// cordic_pipeline_rtl
module cordic_pipeline_rtl( clock, reset, ce, angle_in, sin_out, cos_out, valid_out );
parameter integer W = 12;  
parameter FXP_MUL = 1024;  
parameter PIPE_LATENCY = 15;  
input clock, reset, ce;
input signed [W-1:0] angle_in;  
output signed [W-1:0] sin_out, cos_out;
output valid_out;
wire signed [11:0] atan[0:10];  
assign atan[0] = 12'sd804;
assign atan[1] = 12'sd475;
assign atan[2] = 12'sd251;
assign atan[3] = 12'sd127;
assign atan[4] = 12'sd64;
assign atan[5] = 12'sd32;
assign atan[6] = 12'sd16;
assign atan[7] = 12'sd8;
assign atan[8] = 12'sd4;
assign atan[9] = 12'sd2;
assign atan[10] = 12'sd1;
wire signed [W-1:0] sin_tab [0:11];
wire signed [W-1:0] cos_tab [0:11];
wire signed [W-1:0] t_angle_tab [0:11];  
wire signed [W-1:0] angle_tab [0:11];
reg unsigned [4:0] valid_cnt;  
always@(posedge clock)
begin
if ( reset == 1'b0 )
valid_cnt <= PIPE_LATENCY;  
else
if( ( valid_cnt != 0 ) && ( ce == 1'b1 ) )
valid_cnt <= valid_cnt - 1;  
end
assign valid_out = ( valid_cnt == 0 )? 1'b1 : 1'b0;  
assign cos_tab[0] = 1.0 * FXP_MUL;
assign sin_tab[0] = 0;
assign angle_tab[0] = 0;
assign t_angle_tab[0] = angle_in;
cordic_step #(0) cordic_step_0 ( clock, ce, sin_tab[0], cos_tab[0], angle_tab[0], t_angle_tab[0], atan[0],
sin_tab[1], cos_tab[1], angle_tab[1], t_angle_tab[1] );
cordic_step #(1) cordic_step_1 ( clock, ce, sin_tab[1], cos_tab[1], angle_tab[1], t_angle_tab[1], atan[1],
sin_tab[2], cos_tab[2], angle_tab[2], t_angle_tab[2] );
cordic_step #(2) cordic_step_2 ( clock, ce, sin_tab[2], cos_tab[2], angle_tab[2], t_angle_tab[2], atan[2],
  ...
For scale: roughly 3400 cells after synthesis, ~600 flip-flops, about 40 I/O pins, about 0.036 mm^2 of cells after synthesis.
==> flow/config.mk <==
export PLATFORM = sky130hd
export DESIGN_NAME = cordic_pipeline_rtl
export DESIGN_NICKNAME = cordic_pipeline_rtl
export VERILOG_FILES = /design/flow/design.v
export SDC_FILE = /design/flow/constraint.sdc
export NUM_CORES = 4
export LEC_CHECK = 0
export ABC_AREA = 1
export CAP_MARGIN = 5
export CORE_MARGIN = 2
export CORE_UTILIZATION = 72
export CTS_CLUSTER_DIAMETER = 34
export SETUP_SLACK_MARGIN = 0.84
export SLEW_MARGIN = 20
==> flow/constraint.sdc <==
create_clock -name core_clock -period 3.09 [get_ports {clock}]
set_input_delay 0.6180 -clock core_clock [delete_from_list [all_inputs] [get_ports {clock}]]
set_output_delay 0.6180 -clock core_clock [all_outputs]
set_load 0.01 [all_outputs]
run.sh (not shown) runs the stock make flow with config.mk's settings and CLKGATE_MAP_FILE=.
The first run did not get past clock tree synthesis.
==> next run, changes <==
CAP_MARGIN = 20   (was 5)
CTS_CLUSTER_DIAMETER = unset   (was 34)
PLACE_DENSITY_LB_ADDON = 0.24   (was unset)
SETUP_SLACK_MARGIN = 0.85   (was 0.84)
clock period = 3.31 ns   (was 3.09 ns; I/O delays follow)
Effect: This time the run ended with an error in global routing. Area after synthesis does not change. Die size is unchanged. Synthesized cell count is unchanged.
==> next run, changes <==
ABC_AREA = unset   (was 1)
CORE_UTILIZATION = 66   (was 72)
PLACE_DENSITY_LB_ADDON = unset   (was 0.24)
Result: The changed run finished but failed the layout checks on negative setup slack. Die size increases by 7.7%. Synthesized area decreases by 1.1%. Synthesized cell count decreases by 12%.
==> next run, changes <==
CORE_UTILIZATION = 72   (was 66)
CTS_CLUSTER_DIAMETER = 34   (was unset)
SETUP_SLACK_MARGIN = unset   (was 0.85)
clock period = 3.09 ns   (was 3.31 ns; I/O delays follow)
The new run aborted during clock tree synthesis (DPL-0038).
Synthesized cell count is unchanged.
Area after synthesis is unchanged.
Die area fell by a little under a tenth.

The RTL this note starts from:
==> flow/design.v <==
module cordic_step ( clock, ce, sin_in, cos_in, angle_in, t_angle, atan,
sin_out, cos_out, angle_out, t_angle_out );
parameter integer step = 0;  
parameter integer W = 12;  
input clock, ce;
input signed [W-1:0] sin_in, cos_in, angle_in, t_angle, atan;
output reg signed [W-1:0] sin_out, cos_out, angle_out, t_angle_out;
always @ (posedge clock)
begin
if( ce == 1'b1 )
begin
if(t_angle >= angle_in)
begin
cos_out <= cos_in - (sin_in >>> step);
sin_out <= ((cos_in >>> step) + sin_in);
angle_out <= angle_in + atan;
end
else if (t_angle < angle_in)
begin
cos_out <= cos_in + (sin_in >>> step);
sin_out <= -(cos_in >>> step) + sin_in;
angle_out <= angle_in - atan;
end
t_angle_out <= t_angle;
end  
end
endmodule
module mul_Kn(clock, ce, value_in, value_out, t_angle );
parameter integer W = 12;  
parameter FXP_SHIFT = 10;  
input clock, ce;
input signed[W-1:0] value_in, t_angle;
output reg signed[W-1:0] value_out;
reg signed [2*W-1:0] val, val_0, val_2, val_4, val_5, val_7, val_7_9_d, val_9;  
reg signed [2*W-1:0] val_0_2, val_4_5, val_7_9, val_0_2_4_5, val_0_2_4_5_7_9;  
always @ (posedge clock)
begin
if( ce == 1'b1 )
begin
val = value_in; val_0 <= val; val_2 <= val << 2; val_4 <= val << 4;
val_5 <= val << 5; val_7 <= val << 7; val_9 <= val << 9;
val_0_2 <= val_0 - val_2; val_4_5 <= val_4 - val_5; val_7_9 <= val_7 + val_9;
val_0_2_4_5 <= val_0_2 + val_4_5;
val_7_9_d <= val_7_9;  
val_0_2_4_5_7_9 = val_0_2_4_5 + val_7_9_d;
value_out <= val_0_2_4_5_7_9 >>> FXP_SHIFT;
end
end
endmodule
module cordic_pipeline_rtl( clock, reset, ce, angle_in, sin_out, cos_out, valid_out );
parameter integer W = 12;  
parameter FXP_MUL = 1024;  
parameter PIPE_LATENCY = 15;  
input clock, reset, ce;
input signed [W-1:0] angle_in;  
output signed [W-1:0] sin_out, cos_out;
output valid_out;
wire signed [11:0] atan[0:10];  
assign atan[0] = 12'sd804;
assign atan[1] = 12'sd475;
assign atan[2] = 12'sd251;
assign atan[3] = 12'sd127;
assign atan[4] = 12'sd64;
assign atan[5] = 12'sd32;
assign atan[6] = 12'sd16;
assign atan[7] = 12'sd8;
assign atan[8] = 12'sd4;
assign atan[9] = 12'sd2;
assign atan[10] = 12'sd1;
wire signed [W-1:0] sin_tab [0:11];
wire signed [W-1:0] cos_tab [0:11];
wire signed [W-1:0] t_angle_tab [0:11];  
wire signed [W-1:0] angle_tab [0:11];
reg unsigned [4:0] valid_cnt;  
always@(posedge clock)
begin
if ( reset == 1'b0 )
valid_cnt <= PIPE_LATENCY;  
else
if( ( valid_cnt != 0 ) && ( ce == 1'b1 ) )
valid_cnt <= valid_cnt - 1;  
end
assign valid_out = ( valid_cnt == 0 )? 1'b1 : 1'b0;  
assign cos_tab[0] = 1.0 * FXP_MUL;
assign sin_tab[0] = 0;
assign angle_tab[0] = 0;
assign t_angle_tab[0] = angle_in;
cordic_step #(0) cordic_step_0 ( clock, ce, sin_tab[0], cos_tab[0], angle_tab[0], t_angle_tab[0], atan[0],
sin_tab[1], cos_tab[1], angle_tab[1], t_angle_tab[1] );
cordic_step #(1) cordic_step_1 ( clock, ce, sin_tab[1], cos_tab[1], angle_tab[1], t_angle_tab[1], atan[1],
sin_tab[2], cos_tab[2], angle_tab[2], t_angle_tab[2] );
cordic_step #(2) cordic_step_2 ( clock, ce, sin_tab[2], cos_tab[2], angle_tab[2], t_angle_tab[2], atan[2],
sin_tab[3], cos_tab[3], angle_tab[3], t_angle_tab[3] );
cordic_step #(3) cordic_step_3 ( clock, ce, sin_tab[3], cos_tab[3], angle_tab[3], t_angle_tab[3], atan[3],
sin_tab[4], cos_tab[4], angle_tab[4], t_angle_tab[4] );
cordic_step #(4) cordic_step_4 ( clock, ce, sin_tab[4], cos_tab[4], angle_tab[4], t_angle_tab[4], atan[4],
sin_tab[5], cos_tab[5], angle_tab[5], t_angle_tab[5] );
cordic_step #(5) cordic_step_5 ( clock, ce, sin_tab[5], cos_tab[5], angle_tab[5], t_angle_tab[5], atan[5],
sin_tab[6], cos_tab[6], angle_tab[6], t_angle_tab[6] );
cordic_step #(6) cordic_step_6 ( clock, ce, sin_tab[6], cos_tab[6], angle_tab[6], t_angle_tab[6], atan[6],
sin_tab[7], cos_tab[7], angle_tab[7], t_angle_tab[7] );
cordic_step #(7) cordic_step_7 ( clock, ce, sin_tab[7], cos_tab[7], angle_tab[7], t_angle_tab[7], atan[7],
sin_tab[8], cos_tab[8], angle_tab[8], t_angle_tab[8] );
cordic_step #(8) cordic_step_8 ( clock, ce, sin_tab[8], cos_tab[8], angle_tab[8], t_angle_tab[8], atan[8],
sin_tab[9], cos_tab[9], angle_tab[9], t_angle_tab[9] );
cordic_step #(9) cordic_step_9 ( clock, ce, sin_tab[9], cos_tab[9], angle_tab[9], t_angle_tab[9], atan[9],
sin_tab[10], cos_tab[10], angle_tab[10], t_angle_tab[10] );
cordic_step #(10)cordic_step_10( clock, ce, sin_tab[10], cos_tab[10], angle_tab[10], t_angle_tab[10],
atan[10], sin_tab[11], cos_tab[11], angle_tab[11], t_angle_tab[11] );
mul_Kn mul_Kn_sin ( clock, ce, sin_tab[11], sin_out, t_angle_tab[11] );
mul_Kn mul_Kn_cos ( clock, ce, cos_tab[11], cos_out, t_angle_tab[11] );
endmodule
clock: 3.09 ns
lec_check: 0
cap_margin: 0
core_margin: 2
core_utilization: 72
cts_cluster_diameter: 34
setup_slack_margin: 0.92
slew_margin: 20
tns_end_percent: 5
The starting point ended with an error in global routing.
Rerun with:
==> flow/config.mk (replaced) <==
export PLATFORM = sky130hd
export DESIGN_NAME = cordic_pipeline_rtl
export DESIGN_NICKNAME = cordic_pipeline_rtl
export VERILOG_FILES = /design/flow/design.v
export SDC_FILE = /design/flow/constraint.sdc
export NUM_CORES = 4
export LEC_CHECK = 0
export CAP_MARGIN = 20
export CORE_MARGIN = 2
export CORE_UTILIZATION = 63
export SLEW_MARGIN = 20
==> flow/constraint.sdc (replaced) <==
create_clock -name core_clock -period 2.04 [get_ports {clock}]
set_input_delay 0.4080 -clock core_clock [delete_from_list [all_inputs] [get_ports {clock}]]
set_output_delay 0.4080 -clock core_clock [all_outputs]
set_load 0.01 [all_outputs]
What happened: Now the flow completed and failed the layout checks on negative setup slack. Synthesized cell count stays the same. Synthesized area stays the same. Die size climbs by about a fifth.
Rerun with:
--- a/flow/config.mk
+++ b/flow/config.mk
@@ -8,4 +8,4 @@
 export CAP_MARGIN = 20
 export CORE_MARGIN = 2
-export CORE_UTILIZATION = 63
+export CORE_UTILIZATION = 40
 export SLEW_MARGIN = 20
==> flow/constraint.sdc (replaced) <==
create_clock -name core_clock -period 4.26 [get_ports {clock}]
set_input_delay 0.8520 -clock core_clock [delete_from_list [all_inputs] [get_ports {clock}]]
set_output_delay 0.8520 -clock core_clock [all_outputs]
set_load 0.01 [all_outputs]
Result:
- The new run produced a clean layout
- maximum frequency goes up by 10%
- die size climbs by 56%
- cell count decreases by 9.0%
Rerun with:
--- a/flow/config.mk
+++ b/flow/config.mk
@@ -8,4 +8,6 @@
 export CAP_MARGIN = 20
 export CORE_MARGIN = 2
-export CORE_UTILIZATION = 40
+export CORE_UTILIZATION = 68
+export CTS_CLUSTER_SIZE = 24
+export SETUP_SLACK_MARGIN = 0.32
 export SLEW_MARGIN = 20
==> flow/constraint.sdc (replaced) <==
create_clock -name core_clock -period 2.04 [get_ports {clock}]
set_input_delay 0.4080 -clock core_clock [delete_from_list [all_inputs] [get_ports {clock}]]
set_output_delay 0.4080 -clock core_clock [all_outputs]
set_load 0.01 [all_outputs]
The changed run stopped in global routing on DPL-0038.
Die area came out lower by 41%.
Synthesized cell count is unchanged.
Synthesized area is unchanged.

== oak ==
// cordic_pipeline_rtl: RTL as listed in full above, without the edits since
make LEC_CHECK=0 ABC_AREA=1 CAP_MARGIN=30 CELL_PAD_IN_SITES_DETAIL_PLACEMENT=1 CELL_PAD_IN_SITES_GLOBAL_PLACEMENT=1 CORE_ASPECT_RATIO=0.72 CORE_MARGIN=6 CORE_UTILIZATION=40 CTS_CLUSTER_DIAMETER=304 GPL_TIMING_DRIVEN=1 PLACE_DENSITY_LB_ADDON=0.1 SLEW_MARGIN=20 TNS_END_PERCENT=15 finish   # period 4.5 ns
What pine does differently from oak at the input level:
==> flow/config.mk <==
export PLATFORM = sky130hd
export DESIGN_NAME = cordic_pipeline_rtl
export DESIGN_NICKNAME = cordic_pipeline_rtl
export VERILOG_FILES = /design/flow/design.v
export SDC_FILE = /design/flow/constraint.sdc
export NUM_CORES = 4
export LEC_CHECK = 0
export CAP_MARGIN = 20
export CORE_MARGIN = 2
export CORE_UTILIZATION = 44
export SLEW_MARGIN = 20
==> flow/constraint.sdc <==
create_clock -name core_clock -period 4.26 [get_ports {clock}]
set_input_delay 0.8520 -clock core_clock [delete_from_list [all_inputs] [get_ports {clock}]]
set_output_delay 0.8520 -clock core_clock [all_outputs]
set_load 0.01 [all_outputs]
[summary]
- [pine] post-route fraction of the period consumed by the critical path rose 4.6 points relative to oak
- On pine: measured slew at the worst slew-check pin is 0.12 ns lower than what oak gave.
- oak has higher fraction of area in registers than pine.
- Relative to oak, first-pass GRT wire length has decreased by about 18% in pine.
> inputs changed (pine -> birch)
-- flow/config.mk --
<<< pine, line 8
>>> birch, line 8
export ABC_AREA = 1
<<< pine, line 10
export CORE_UTILIZATION = 44
>>> birch, line 11
export CORE_UTILIZATION = 70
export PLACE_DENSITY = 0.64
export SETUP_SLACK_MARGIN = -0.22
==> flow/constraint.sdc <==
create_clock -name core_clock -period 3.73 [get_ports {clock}]
set_input_delay 0.7460 -clock core_clock [delete_from_list [all_inputs] [get_ports {clock}]]
set_output_delay 0.7460 -clock core_clock [all_outputs]
set_load 0.01 [all_outputs]
Results
birch: flow complete, layout not clean; failing: setup timing. Tally of clock buffers in the finished layout: birch < pine. First-pass GRT wire length, birch vs pine: up by more than 10%. NOTE: global routing usage on met2 in birch exceeds that of pine. Compared birch vs pine, and finished layout cell area is up in birch. Area after synthesis was higher in the run labelled birch. Compared with pine, in birch number of CTS-inserted buffers moved down; first-iteration DRC count moved up.

Starts from the design.v that is shown in full above.
Settings: LEC_CHECK=0, CAP_MARGIN=40, CORE_MARGIN=2, CORE_UTILIZATION=68, CTS_CLUSTER_SIZE=24, SETUP_SLACK_MARGIN=0.32, SLEW_MARGIN=20; clock period 1.98 ns.
The baseline died in global routing (5_1_grt), error GRT-0116.
==> next run, changes <==
Settings changed: CAP_MARGIN 40 to 20, CORE_UTILIZATION 68 to 72, CTS_CLUSTER_SIZE 24 to not set, SETUP_SLACK_MARGIN 0.32 to -0.24.
Clock period 1.98 ns to 4.12 ns, I/O delays scaled along.
The new run completed, yet does not pass: negative setup slack; die size goes down by 5.5%; synthesized cell count stays the same; area after synthesis does not change.
==> next run, changes <==
Settings changed: CTS_CLUSTER_DIAMETER set to 395, PLACE_DENSITY set to 0.35.
Clock period 4.12 ns to 3.52 ns, I/O delays scaled along.
Outcome:
- The changed run completed and failed the layout checks on negative setup slack
- design area rises by roughly a tenth
- count of clock-buffer cells in the layout climbs by 12
==> next run, changes <==
Settings changed: CORE_UTILIZATION 72 to 40, CTS_CLUSTER_DIAMETER 395 to not set, PLACE_DENSITY 0.35 to not set, SETUP_SLACK_MARGIN -0.24 to not set.
Clock period 3.52 ns to 4.5 ns, I/O delays scaled along.
=>
- Now the flow finished clean
- die size goes up by well over a third
- via count falls by a quarter to a third
- hold slack gets worse by 0.024 ns
- setup slack is better by 1.6 ns
- routed wire length drops by well over a third

## run 1
// cordic_pipeline_rtl: RTL as listed in full above, without the edits since
clock: 4.5 ns
lec_check: 0
abc_area: 1
cap_margin: 30
cell_pad_in_sites_detail_placement: 1
core_aspect_ratio: 0.72
core_margin: 4
core_utilization: 40
cts_cluster_diameter: 304
gpl_timing_driven: 1
place_density_lb_addon: 0.06
slew_margin: 20
tns_end_percent: 15
The final layout from run 1, which completed every stage, passed the timing, design-rule and antenna checks at the end of the flow.
The following lists how run 2 was set up differently from run 1:
Settings: clearing TNS_END_PERCENT, which used to be 15; swapping 30 for 15 in CAP_MARGIN; clearing PLACE_DENSITY_LB_ADDON, which used to be 0.06; swapping 0.72 for 1.03 in CORE_ASPECT_RATIO; putting GPL_ROUTABILITY_DRIVEN at 0 where nothing was set; swapping 304 for 189 in CTS_CLUSTER_DIAMETER; clearing ABC_AREA, which used to be 1; swapping 40 for 68 in CORE_UTILIZATION; swapping 4 for 2 in CORE_MARGIN; swapping 1 for 0 in GPL_TIMING_DRIVEN.
[summary]
~same xor/xnor cell area share of the yosys netlist in run 1 and run 2. Compared with run 1, total placed instance area in run 2 decreased by a few percent. Per the comparison of run 2 with run 1, synthesized area per cell rose by 1.3 um^2, initial core utilization now larger, core box area down about 40%. Run 2 did not finish; a tool error ended it in clock tree synthesis. From run 1 to run 2 the numbers moved as follows: synthesized chip area reported by yosys went down; row count went down about 9%; simple-gate area share of the yosys netlist fell by 3.0 points. Re total standard cell area after synthesis: run 1 was higher than run 2. Diff run 1 -> run 2 | proportion of synthesized chip area in sequential cells | increase of 0.57 points.
Here is what was changed in the inputs of run 3 compared with run 2.
Settings: CELL_PAD_IN_SITES_GLOBAL_PLACEMENT: unset -> 2; GPL_TIMING_DRIVEN: 0 -> 1; PLACE_DENSITY: unset -> 0.53; CELL_PAD_IN_SITES_DETAIL_PLACEMENT: 1 -> 0; SETUP_SLACK_MARGIN: unset -> -0.37; CORE_MARGIN: 2 -> 3.
[summary]
- Run 3 failed in global placement without I/O with GPL-0301.
- From run 2 to run 3 the numbers moved as follows: share of the core filled by cells before placement neither gained nor lost much; post-synthesis area per instance neither gained nor lost much; register share after synthesis neither gained nor lost much.
- Delta (run 3 minus run 2): die span in x rose about 0.9%; chip area rose about 1.7%; count of state elements after synthesis about even; area of the placeable core about even; synthesized net count about even.
